==> run a: inputs <==
==> flow/design.v <==
module FpCustomAddSub 
# (
	parameter	ManWidth	=	16,
	parameter	ExpWidth	=	6
)
(Rst_i,Clk_i,A_i,B_i,AddSub_i,Nd_i,Result_o,ResultValid_o);	
	function integer Log2;
	input integer value;
		begin
			Log2 = 0;
			while (value > 1) begin
				value   = value >> 1;
				Log2    = Log2 + 1;
			end
		end
	endfunction
	localparam	InOutWidth	=	1+ExpWidth+ManWidth;
	localparam	ExtManWidth	=	ManWidth+1;
	localparam	Stages	=	Log2(InOutWidth);
	input	Rst_i;
	input	Clk_i;
	input	[InOutWidth-1:0]	A_i;
	input	[InOutWidth-1:0]	B_i;
	input	AddSub_i;
	input	Nd_i;
	output	[InOutWidth-1:0]	Result_o;
	output	ResultValid_o;
	wire	signB	=	B_i[InOutWidth-1]^AddSub_i;
	wire	[InOutWidth-2:0]	absA	=	A_i[InOutWidth-2:0];
	wire	[InOutWidth-2:0]	absB	=	B_i[InOutWidth-2:0];
	reg		[InOutWidth-1:0]	muxA;
	reg		[InOutWidth-1:0]	muxB;
	reg	impliedA;
	reg	impliedB;
	reg	[InOutWidth-1:0]	muxAReg;
	reg	[InOutWidth-1:0]	muxBReg;
	reg	[ExpWidth-1:0]		expDiff;
	reg	addSubOrepation;
	wire	[ManWidth:0]	manA	=	{impliedA,	muxAReg[ManWidth-1:0]};
	wire	[ManWidth:0]	manB	=	{impliedB,	muxBReg[ManWidth-1:0]};
	reg	[ManWidth:0]	manANorm;
	reg	[ManWidth:0]	manBNorm;
	reg	addSubOrepationReg;
	reg	[ExtManWidth:0]	manSum;
	wire	[Stages-1:0]	distance;
	wire	[ExtManWidth+1:0]	dataArray	[0:Stages];
	wire	[Stages+1:0]	distanceR	=	{2'b00,distanceR1};
	reg		[ExtManWidth-1:0]	manSumReg;
	wire	[ExtManWidth-1:0]	normCMan	=	manSumReg	<<	distanceR1[Stages-1:0];	 
	reg	[ManWidth-1:0]	manC;
	reg	[ExpWidth-1:0]	expAPipe	[0:4];
	reg	[ExpWidth-1:0]	expC;
	reg	[4:0]	signC;
	reg	[8:0]	valid;
	assign  dataArray [0]	=	manSum;		
	assign	Result_o	=	{signC[4],expC,manC};
	assign	ResultValid_o	=	valid[4];
	always	@(*)	begin
		if	(absA<absB)	begin
			muxA	<=	{signB,absB};
			muxB	<=	{A_i[InOutWidth-1],absA};
		end	else	begin
			muxA	<=	{A_i[InOutWidth-1],absA};
			muxB	<=	{signB,absB};
		end 
	end
	always	@(posedge	Clk_i)	begin
		if	(muxA	[InOutWidth-2 -:ExpWidth]	==	8'h00)	begin	 
			impliedA	<=	1'b0;	 
		end	else	begin
			impliedA	<=	1'b1;	 
		end
		if	(muxB	[InOutWidth-2 -:ExpWidth]	==	8'h00)	begin	 
			impliedB	<=	1'b0;
		end	else	begin
			impliedB	<=	1'b1;
		end
		muxAReg	<=	muxA;
		muxBReg	<=	muxB;
		expDiff	<=	muxA[InOutWidth-2 -:ExpWidth]	-	muxB[InOutWidth-2 -:ExpWidth];	 
		addSubOrepation	<=	muxA[InOutWidth-1]	^	muxB[InOutWidth-1];	 
	end
	always	@(posedge	Clk_i)	begin
		manANorm	<=	manA;
		manBNorm	<=	manB	>>	expDiff;	 
		addSubOrepationReg <= addSubOrepation;
	end
	always	@(posedge	Clk_i)	begin
		if	(Rst_i)	begin
			manSum	<=	{ExtManWidth{1'b0}};
		end	else	if	(!addSubOrepationReg)	begin
			manSum	<=	{1'b0,	manANorm}	+	{1'b0,	manBNorm};
		end	else	begin
			manSum	<=	{1'b0,	manANorm}	-	{1'b0,	manBNorm};
		end
	end
	genvar	i;
	generate	
		for (i=0; i<Stages; i=i+1)	begin: searchMSB
			wire [ExtManWidth+1:0] dataIn;	
			wire [ExtManWidth+1:0] shitedDataOut;
			wire [ExtManWidth+1:0] dataOut;
			assign  dataIn = dataArray[i];
			wire    shiftDesired = ~|(dataIn[ExtManWidth+1:ExtManWidth+1-(1 << (Stages-1-i))]);
			assign  distance[(Stages-1-i)] = shiftDesired;		
			assign  shitedDataOut = dataIn << (1 << (Stages-1-i));	
			assign  dataOut = shiftDesired ? shitedDataOut : dataIn;	
			assign  dataArray[i+1] = dataOut;
		end
		reg	[Stages-1:0]	distanceR1;
		always	@(posedge	Clk_i)	begin
			distanceR1	<=	distance;
		end
	endgenerate	
	always	@(posedge	Clk_i)	begin
		manSumReg	<=	manSum	[ExtManWidth-1 -:ExtManWidth];
	end
	always	@(posedge	Clk_i)	begin
		if	(Rst_i)	begin
			manC	<=	{ManWidth{1'b0}};
		end	else	begin
			manC	<=	normCMan	[ExtManWidth-1 -:ManWidth];	 
		end
	end
	always	@(posedge	Clk_i)	begin	
		expAPipe[0]	<=	muxA[InOutWidth-2 -:ExpWidth];	 
		expAPipe[1]	<=	expAPipe[0];
		expAPipe[2]	<=	expAPipe[1];
		expAPipe[3]	<=	expAPipe[2];
		expAPipe[4]	<=	expAPipe[3];
	end
	always	@(posedge	Clk_i)	begin
		if	(&distanceR1)	begin
			expC	<=	{ExpWidth{1'b0}};
		end	else	begin
			if	(expAPipe[3]	>=	distanceR)	begin
				expC	<=	expAPipe[3]-distanceR+1;			 
			end	else	begin
				expC	<=	{{ExpWidth+1{1'b0}},1'b1};
			end
		end	
	end
	always	@(posedge	Clk_i)	begin
		signC	<=	{signC[3:0],	muxA[InOutWidth-1]};
	end
	always	@(posedge	Clk_i)	begin
		valid	<=	{valid[7:0],Nd_i};
	end	
endmodule
==> flow/run.sh <==
#!/bin/bash
# the make line also repeats each setting of config.mk as NAME=value (left out here)
make -C /OpenROAD-flow-scripts/flow DESIGN_CONFIG=/design/flow/config.mk WORK_HOME=/design/flow/orfs CLKGATE_MAP_FILE= finish
==> flow/config.mk <==
export PLATFORM = sky130hd
export DESIGN_NAME = FpCustomAddSub
export DESIGN_NICKNAME = FpCustomAddSub
export VERILOG_FILES = /design/flow/design.v
export SDC_FILE = /design/flow/constraint.sdc
export NUM_CORES = 4
export LEC_CHECK = 0
export CAP_MARGIN = 20
export CORE_ASPECT_RATIO = 0.5
export CORE_MARGIN = 2
export CORE_UTILIZATION = 40
export CTS_CLUSTER_DIAMETER = 332
export CTS_CLUSTER_SIZE = 98
export PLACE_DENSITY = 0.35
export SLEW_MARGIN = 10
export TNS_END_PERCENT = 15
==> flow/constraint.sdc <==
create_clock -name core_clock -period 4.5 [get_ports {Clk_i}]
set_input_delay 0.9000 -clock core_clock [delete_from_list [all_inputs] [get_ports {Clk_i}]]
set_output_delay 0.9000 -clock core_clock [all_outputs]
set_load 0.01 [all_outputs]
==> run b (differences from run a) <==
==> flow/config.mk (replaced) <==
export PLATFORM = sky130hd
export DESIGN_NAME = FpCustomAddSub
export DESIGN_NICKNAME = FpCustomAddSub
export VERILOG_FILES = /design/flow/design.v
export SDC_FILE = /design/flow/constraint.sdc
export NUM_CORES = 4
export LEC_CHECK = 0
export CAP_MARGIN = 20
export CORE_MARGIN = 2
export CORE_UTILIZATION = 66
export SLEW_MARGIN = 20
==> flow/constraint.sdc (replaced) <==
create_clock -name core_clock -period 3.66 [get_ports {Clk_i}]
set_input_delay 0.7320 -clock core_clock [delete_from_list [all_inputs] [get_ports {Clk_i}]]
set_output_delay 0.7320 -clock core_clock [all_outputs]
set_load 0.01 [all_outputs]
==> impl_metrics.ini <==
; implementation run metrics
[grt]
grt_pass1_wl_um = 28900

[outcome]
failed_checks = negative setup slack
status = failed layout checks

[timing]
setup_violations = 1
fin_ws_ns = -0.00773

[final_layout]
fin_util_pct = 82.4

[power_and_ir_drop]
power_switching_w = 0.00293
(the above is from run b)
==> impl_metrics.ini <==
; implementation run metrics
[routing]
drc = 0
wire_per_inst_um = 14.3

[final_layout]
fin_util_pct = 49.7

[yosys]
synth_async_sr_flop_share_pct = 0
top_cell_area_share_pct = 44.6
syn_inst = 791

[outcome]
status = complete, no violations

[power_and_ir_drop]
power_switching_w = 0.00218

[timing]
hold_viol = 0
fin_crit_sh_pct = 85.7
fin_ws_ns = 0.643

[worst_setup_path]
cp.depth = 15

[grt]
grt_pass1_wl_um = 26300

[place]
preCtsSetupSlack_ns = 0.269
(the above is from run a)
